Setup of juniper:
// top
module top #(
    parameter D_WIDTH = 16,
    parameter Q_BITS  = 13
)(
  input logic [D_WIDTH - 1 : 0] angle_in,
  input logic signed [D_WIDTH - 1 : 0] currA_in,
  input logic signed [D_WIDTH - 1 : 0] currB_in,
  input logic signed [D_WIDTH - 1 : 0] currC_in,
  input logic signed [D_WIDTH - 1 : 0] currT_in,
  input logic        [D_WIDTH - 1 : 0] periodTop,
  output logic pwmA_out,
  output logic pwmB_out,
  output logic pwmC_out,
  input logic signed [D_WIDTH - 1 : 0]  kpd, kpq,
  input logic signed [D_WIDTH - 1 : 0]  kid, kiq,
  input logic clear_pid,
  input  logic clk,
  input  logic rstb,
  input  logic valid,
  output logic ready
);
  reg [         15 : 0] angle_r;
  reg [D_WIDTH - 1 : 0] currA_r;
  reg [D_WIDTH - 1 : 0] currB_r;
  reg [D_WIDTH - 1 : 0] currC_r;
  reg [D_WIDTH - 1 : 0] currT_r;
  reg [         15 : 0] periodTop_r;
  reg [4:0]             state;
  reg  [D_WIDTH - 1 : 0] a_in_matmul;
  reg  [D_WIDTH - 1 : 0] b_in_matmul;
  reg  [1:0]             op_in_matmul;
  wire [D_WIDTH - 1 : 0] a_out_matmul;
  wire [D_WIDTH - 1 : 0] b_out_matmul;
  reg [D_WIDTH - 1 : 0] c_out_calc;
  reg [D_WIDTH - 1 : 0] park_d_r, park_q_r;
  ...
Size: about 13000 cells after synthesis, roughly 850 flip-flops, about 170 I/O pins, ~100000 um^2 of cells after synthesis.
clock: 3.58 ns
lec_check: 0
abc_area: 1
cap_margin: 20
core_margin: 2
core_utilization: 72
cts_cluster_diameter: 373
cts_cluster_size: 10
place_density: 0.6
setup_slack_margin: 0.37
slew_margin: 20
run.sh (not shown) runs the stock make flow with config.mk's settings and CLKGATE_MAP_FILE=.
Status: juniper FAILED at global routing (5_1_grt) (tool error)
--- input diff juniper..willow ---
- a deleted CTS_CLUSTER_SIZE that had been 10
- a change of CORE_UTILIZATION from 72 to 24
- a deleted ABC_AREA that had been 1
- a deleted CTS_CLUSTER_DIAMETER that had been 373
- a deleted SETUP_SLACK_MARGIN that had been 0.37
- a change of the clock period (ns, I/O delays scaled along) from 3.58 to 10.8
## What came out
- willow went all the way through the flow, and no timing, DRC or antenna check failed.
- willow vs. juniper: core area has increased, mapped cell area -about 6%, number of clock buffers inserted by TritonCTS shrank by about 1%, effective utilization at floorplan went down by 48 points.
- willow vs. juniper: number of gates given a new drive strength after cts lost 934; portion of the post-synthesis area used by sequential elements picked up an extra 1.4 points.
Inputs modified between willow and raven:
- putting ABC_AREA at 1 where nothing was set
- swapping 24 for 72 in CORE_UTILIZATION
- putting CTS_CLUSTER_DIAMETER at 210 where nothing was set
- putting MAX_ROUTING_LAYER at met4 where nothing was set
- swapping 10.8 for 6.76 in the clock period (ns, I/O delays scaled along)
==> comparison <==
[raven vs willow] final net count: higher in raven
Launching element of the worst setup path = svm0.state[2]: raven; launching element of the worst setup path = svm0.state[4]: willow
Going from willow to raven, core utilization grows by 52 points.
Largest net degree at the start of global routing | raven above willow
Input-level comparison between nickel and raven:
- ABC_AREA removed (was 1)
- MAX_ROUTING_LAYER removed (was met4)
- CORE_UTILIZATION changed from 72 to 52
- CTS_CLUSTER_DIAMETER removed (was 210)
- the clock period (ns, I/O delays scaled along) changed from 6.76 to 6.39
Notes after the runs:
nickel completed end to end; final checks failed (negative setup slack). The count of cells resized by post-cts repair number comes out higher for nickel vs raven. In the tables for raven and nickel, data arrival time of the critical path reads lower with raven. Re number of flip-flops and latches: no difference whatsoever between nickel and raven. Between raven and nickel, the flow reports total power decreasing by more than a quarter. Compared with raven, nickel shows a lower global-route wire length before repair.


## run A
Starting RTL as in the previous note.
Design top, start of the top module:
module top #(
    parameter D_WIDTH = 16,
    parameter Q_BITS  = 13
)(
  input logic [D_WIDTH - 1 : 0] angle_in,
  input logic signed [D_WIDTH - 1 : 0] currA_in,
  input logic signed [D_WIDTH - 1 : 0] currB_in,
  input logic signed [D_WIDTH - 1 : 0] currC_in,
  input logic signed [D_WIDTH - 1 : 0] currT_in,
  input logic        [D_WIDTH - 1 : 0] periodTop,
  output logic pwmA_out,
  output logic pwmB_out,
  output logic pwmC_out,
  input logic signed [D_WIDTH - 1 : 0]  kpd, kpq,
  input logic signed [D_WIDTH - 1 : 0]  kid, kiq,
  input logic clear_pid,
  input  logic clk,
  input  logic rstb,
  input  logic valid,
  output logic ready
);
clock: 11.7 ns
lec_check: 0
abc_area: 1
cap_margin: 20
cell_pad_in_sites_global_placement: 3
core_aspect_ratio: 0.58
core_margin: 2
core_utilization: 28
cts_cluster_diameter: 346
max_routing_layer: met4
place_density_lb_addon: 0.19
setup_slack_margin: 1.61
slew_margin: 30
--- input diff run A..run B ---
Settings: changing SLEW_MARGIN from 30 to 20; removing PLACE_DENSITY_LB_ADDON (formerly 0.19); removing CELL_PAD_IN_SITES_GLOBAL_PLACEMENT (formerly 3); setting PLACE_DENSITY to 0.35 for the first time; removing MAX_ROUTING_LAYER (formerly met4); removing ABC_AREA (formerly 1); changing CORE_UTILIZATION from 28 to 72; removing CORE_ASPECT_RATIO (formerly 0.58); changing SETUP_SLACK_MARGIN from 1.61 to 1.74; removing CTS_CLUSTER_DIAMETER (formerly 346); changing the clock period (ns, I/O delays scaled along) from 11.7 to 7.25.
Findings:
- Run B reports its top routing layer in use as met5 while run A reports met4.
- On total power: between run A and run B, it ends up higher for run A.
- Looking at count of instantiated cells in the yosys netlist across run A and run B, the one that comes out higher is run A.
- Against run A as the reference, run B delivers a lower switching part of the total power.
- Changes observed in run B relative to run A: maximum clock skew at final layout neither gained nor lost much; number of tap cells added at floorplan shows a reduction of 64%; met3 demand-to-capacity share in global routing increased by 5.5 points relative to the old numbers.
- Run A → run B: synthesis-to-finish area growth picked up an extra 4.0 points, synthesized chip area reported by yosys lost 6400 sq um, met1 usage in global routing picked up an extra 14 points, total nets after synthesis lost about 18%.
- The total of clock buffers placed in the layout reported for run B is smaller than that of run A by 12%.
diff inputs: run B => run C
Settings: SETUP_SLACK_MARGIN no longer set, was 1.74; GPL_ROUTABILITY_DRIVEN now 0, previously not set; CORE_UTILIZATION now 40, was 72; PLACE_DENSITY no longer set, was 0.35; HOLD_SLACK_MARGIN now 0.04, previously not set; the clock period (ns, I/O delays scaled along) now 10.0, was 7.25.
## What came out
Run C ran to completion and came out clean on the timing, DRC and antenna checks.
Reported for run B and run C, area fraction in and, or, nand and nor cells after synthesis turned out identical to the last digit.
Run C vs. run B: number of signal-net buffers in the layout went down by about 60%.
In the reports for run B and run C, the smaller final period demand of the worst path belongs to run B.
Measured against run B, the power of run C comes out at 0.72 times the reference value.
When run C is set beside run B, its number of cells upsized or downsized after cts turns out to be 324 smaller.
When run C is set beside run B, its final routed wirelength across all metal layers turns out to be about 9% smaller.
Compared with run B, in run C worst-path maximum fanout rose 24, post-route fraction of the period consumed by the critical path fell 13 points.
The layout-stage area growth over the synthesis result number comes out lower for run C vs run B.
Run C: proportion of total power due to net switching is 0.39 points lower than what run B reported.
Run C against run B; maximum operating frequency is down by more than 10%.
--- input diff run C..run D ---
Settings: an added CORE_ASPECT_RATIO of 0.56; an added ABC_AREA of 1; an added PLACE_DENSITY_LB_ADDON of 0.08.
### Flow results
- Relative to run C, run D degrades clock skew.
- Between run D and run C, it is run D whose power is higher, by 73%.
- Summary of run D over run C: multiplexer area fraction after synthesis lost 2.7 points, global-route usage went up by 5.8 points, clock power shrank by about 2%.
- Part of the cycle the worst path needs in run D is 1.6 points below run C.
- Comparing run D and run C, the higher via count of the first global-routing pass was measured on run D.
Power and IR drop assume default switching activity.
